==> job 5280: inputs <==
==> flow/design.v <==
module URP_PCIE_CRC32_GEN
#(
    parameter   DATA_WIDTH              = 224,
    parameter   CRC_WIDTH               = 32
)
(
    input   wire    [DATA_WIDTH-1:0]    data_i,
    output  logic   [CRC_WIDTH-1:0]     checksum_o
);
    logic           [DATA_WIDTH-1:0]    dividend;
    logic           [CRC_WIDTH-1:0]     crc_temp;
    always_comb begin
        dividend                            = data_i;
        crc_temp                            = 32'h00000000;
        for (int unsigned i = 0; i < DATA_WIDTH; i = i + 1) begin
            if (crc_temp[CRC_WIDTH-1] != dividend[DATA_WIDTH-1]) begin
                crc_temp                        = (crc_temp << 1) ^ 32'h814141AB;
            end 
            else begin
                crc_temp                        = crc_temp << 1;
            end
            dividend                            = dividend << 1;
        end
    end
    assign  checksum_o                  = crc_temp;   
endmodule
module URP_PCIE_RX_DATA_LINK_LAYER (
    input   logic                   clk,
    input   logic                   rst_n,
    input   logic   [267:0]         tlp_data_i,  
    input   logic                   tlp_data_valid_i,  
    output  logic                   tlp_data_ready_o,  
    output  logic   [31:0]          dllp_o,  
    output  logic                   dllp_valid_o,  
    input   logic                   dllp_read_i,  
    output  logic   [223:0]         tlp_data_o,  
    output  logic                   tlp_data_valid_o,  
    input   logic                   tlp_data_ready_i  
);
    logic [31:0]                lcrc_computed;       
    logic [31:0]                lcrc_received;       
    logic                       lcrc_valid;          
    logic [11:0]                sequence_number;     
    logic [11:0]                sequence_expected;   
    logic                       nak_scheduled_flag; 
    logic                       ack_scheduled_flag;
    logic [31:0]                dllp_data_gen;       
    logic lcrc_valid_o;
    logic [267:0] tlp_data_with_crc;
    logic [235:0] tlp_data_no_crc;
    logic [223:0] tlp_data_reg;
    logic valid;
    URP_PCIE_CRC32_GEN #(
        .DATA_WIDTH(236),   
        .CRC_WIDTH(32)      
    ) lcrc_gen (
        .data_i(tlp_data_i[267:32]),  
        .checksum_o(lcrc_computed)                     
    );
    always_comb begin
        lcrc_valid = 1'b1;
        lcrc_received = tlp_data_i[31:0];   
        if (lcrc_computed == lcrc_received) begin
            lcrc_valid = 1'b1;  
        end else begin
            lcrc_valid = 1'b0;
        end
    end
    always_ff @(posedge clk or negedge rst_n) begin
        if (!rst_n) begin
            sequence_expected <= 12'b0;   
            ack_scheduled_flag <= 1'b0;  
            nak_scheduled_flag <= 1'b0;  
            tlp_data_reg <= 223'b0;
            valid <= 1'b0;
            sequence_number <= 12'b0;
        end else if ( tlp_data_valid_i == lcrc_valid ) begin
            sequence_number = tlp_data_i[267:256];  
            if (sequence_number > sequence_expected) begin
                nak_scheduled_flag <= 1'b1;   
                ack_scheduled_flag <= 1'b0;   
                valid <= 1'b0;
            end else if (sequence_number < sequence_expected) begin
                nak_scheduled_flag <= 1'b0;   
                ack_scheduled_flag <= 1'b1;   
                valid <= 1'b1;
            end else if(sequence_number == sequence_expected) begin  
                tlp_data_reg <= tlp_data_i[255:32];
                valid <= 1'b1;
                sequence_expected <= sequence_expected + 1;  
            end
        end
    end
    always_ff @(posedge clk or negedge rst_n) begin
        if (!rst_n) begin
            dllp_data_gen <= 32'd0;
            dllp_valid_o <= 1'b0;
        end else if (tlp_data_valid_i && lcrc_valid) begin
            if (ack_scheduled_flag) begin  
                dllp_data_gen <= {20'b0,sequence_expected-1};  
                dllp_valid_o <= 1'b1;  
            end else if (nak_scheduled_flag) begin  
                dllp_data_gen <= {3'b0, 1'b1, 16'b0, sequence_expected};  
                dllp_valid_o <= 1'b1;  
            end else begin  
                dllp_valid_o <= 1'b0;  
            end
        end
    end
    assign tlp_data_o = tlp_data_reg;   
    assign tlp_data_valid_o = tlp_data_valid_i && lcrc_valid && valid;  
    assign tlp_data_ready_o = tlp_data_ready_i;  
    assign dllp_o = dllp_data_gen;
endmodule
==> flow/run.sh <==
#!/bin/bash
# the make line also repeats each setting of config.mk as NAME=value (left out here)
make -C /OpenROAD-flow-scripts/flow DESIGN_CONFIG=/design/flow/config.mk WORK_HOME=/design/flow/orfs CLKGATE_MAP_FILE= finish
==> flow/config.mk <==
export PLATFORM = sky130hd
export DESIGN_NAME = URP_PCIE_RX_DATA_LINK_LAYER
export DESIGN_NICKNAME = URP_PCIE_RX_DATA_LINK_LAYER
export VERILOG_FILES = /design/flow/design.v
export SDC_FILE = /design/flow/constraint.sdc
export NUM_CORES = 4
export LEC_CHECK = 0
export CAP_MARGIN = 20
export CORE_MARGIN = 2
export CORE_UTILIZATION = 66
export CTS_CLUSTER_SIZE = 43
export SETUP_SLACK_MARGIN = -1.48
export SLEW_MARGIN = 20
==> flow/constraint.sdc <==
create_clock -name core_clock -period 23.3 [get_ports {clk}]
set_input_delay 4.6600 -clock core_clock [delete_from_list [all_inputs] [get_ports {clk}]]
set_output_delay 4.6600 -clock core_clock [all_outputs]
set_load 0.01 [all_outputs]
==> job 7754 (differences from job 5280) <==
--- a/flow/config.mk
+++ b/flow/config.mk
@@ -8,6 +8,4 @@
 export CAP_MARGIN = 20
 export CORE_MARGIN = 2
-export CORE_UTILIZATION = 66
-export CTS_CLUSTER_SIZE = 43
-export SETUP_SLACK_MARGIN = -1.48
+export CORE_UTILIZATION = 40
 export SLEW_MARGIN = 20
==> flow/constraint.sdc (replaced) <==
create_clock -name core_clock -period 28.6 [get_ports {clk}]
set_input_delay 5.7200 -clock core_clock [delete_from_list [all_inputs] [get_ports {clk}]]
set_output_delay 5.7200 -clock core_clock [all_outputs]
set_load 0.01 [all_outputs]
==> comparison table <==
| item | job 5280 | job 7754 |
|---|---|---|
| Outcome | aborted with a tool error | finished clean |
| Stage where the flow stopped | 5_1_grt | - |
| Post-synthesis mux area share | 0.335% | 0.335% |
| Async set or reset register ratio after synthesis | 100% | 100% |
| Core region area | 55000 µm² | 90300 µm² |
| Total of hold buffers inserted after clock tree synthesis | 0 | 0 |
| Area of the chip | 57300 µm² | 93900 µm² |
| Detailed placer's ending HPWL | 113000 µm | 104000 µm |
| Post-synthesis cell type count | 52 | 52 |
| Effective utilization at floorplan | 66.6% | 40.5% |
| Final weighted congestion in routability-driven placement | 1.02 | 0.870 |
| Simple-gate share of the synthesized area | 8.32% | 8.32% |
| Row cnt | 86 | 110 |
| Worst slack, placed | -2610 ps | -59.2 ps |
| Die outline height | 239 µm | 306 µm |
| Number of buffers inserted by post-CTS setup repair | 58 | 0 |
| Dominant flop cell | sky130_fd_sc_hd__dfrtp_1 | sky130_fd_sc_hd__dfrtp_1 |
| CTS buffer count | 29 | 31 |
| Number of gates given a new drive strength after cts | 243 | 3 |
| Largest area contributor in the netlist | sky130_fd_sc_hd__xnor3_1 | sky130_fd_sc_hd__xnor3_1 |
| Arithmetic-cell share of the synthesized area counting full adders, half adders and majority gates | 0.513% | 0.513% |
| Die width | 239 µm | 306 µm |
| Placed inst area | 50300 µm² | 47700 µm² |
| Synthesized net count | 3237 | 3237 |
| Cell count after synthesis | 2949 | 2949 |
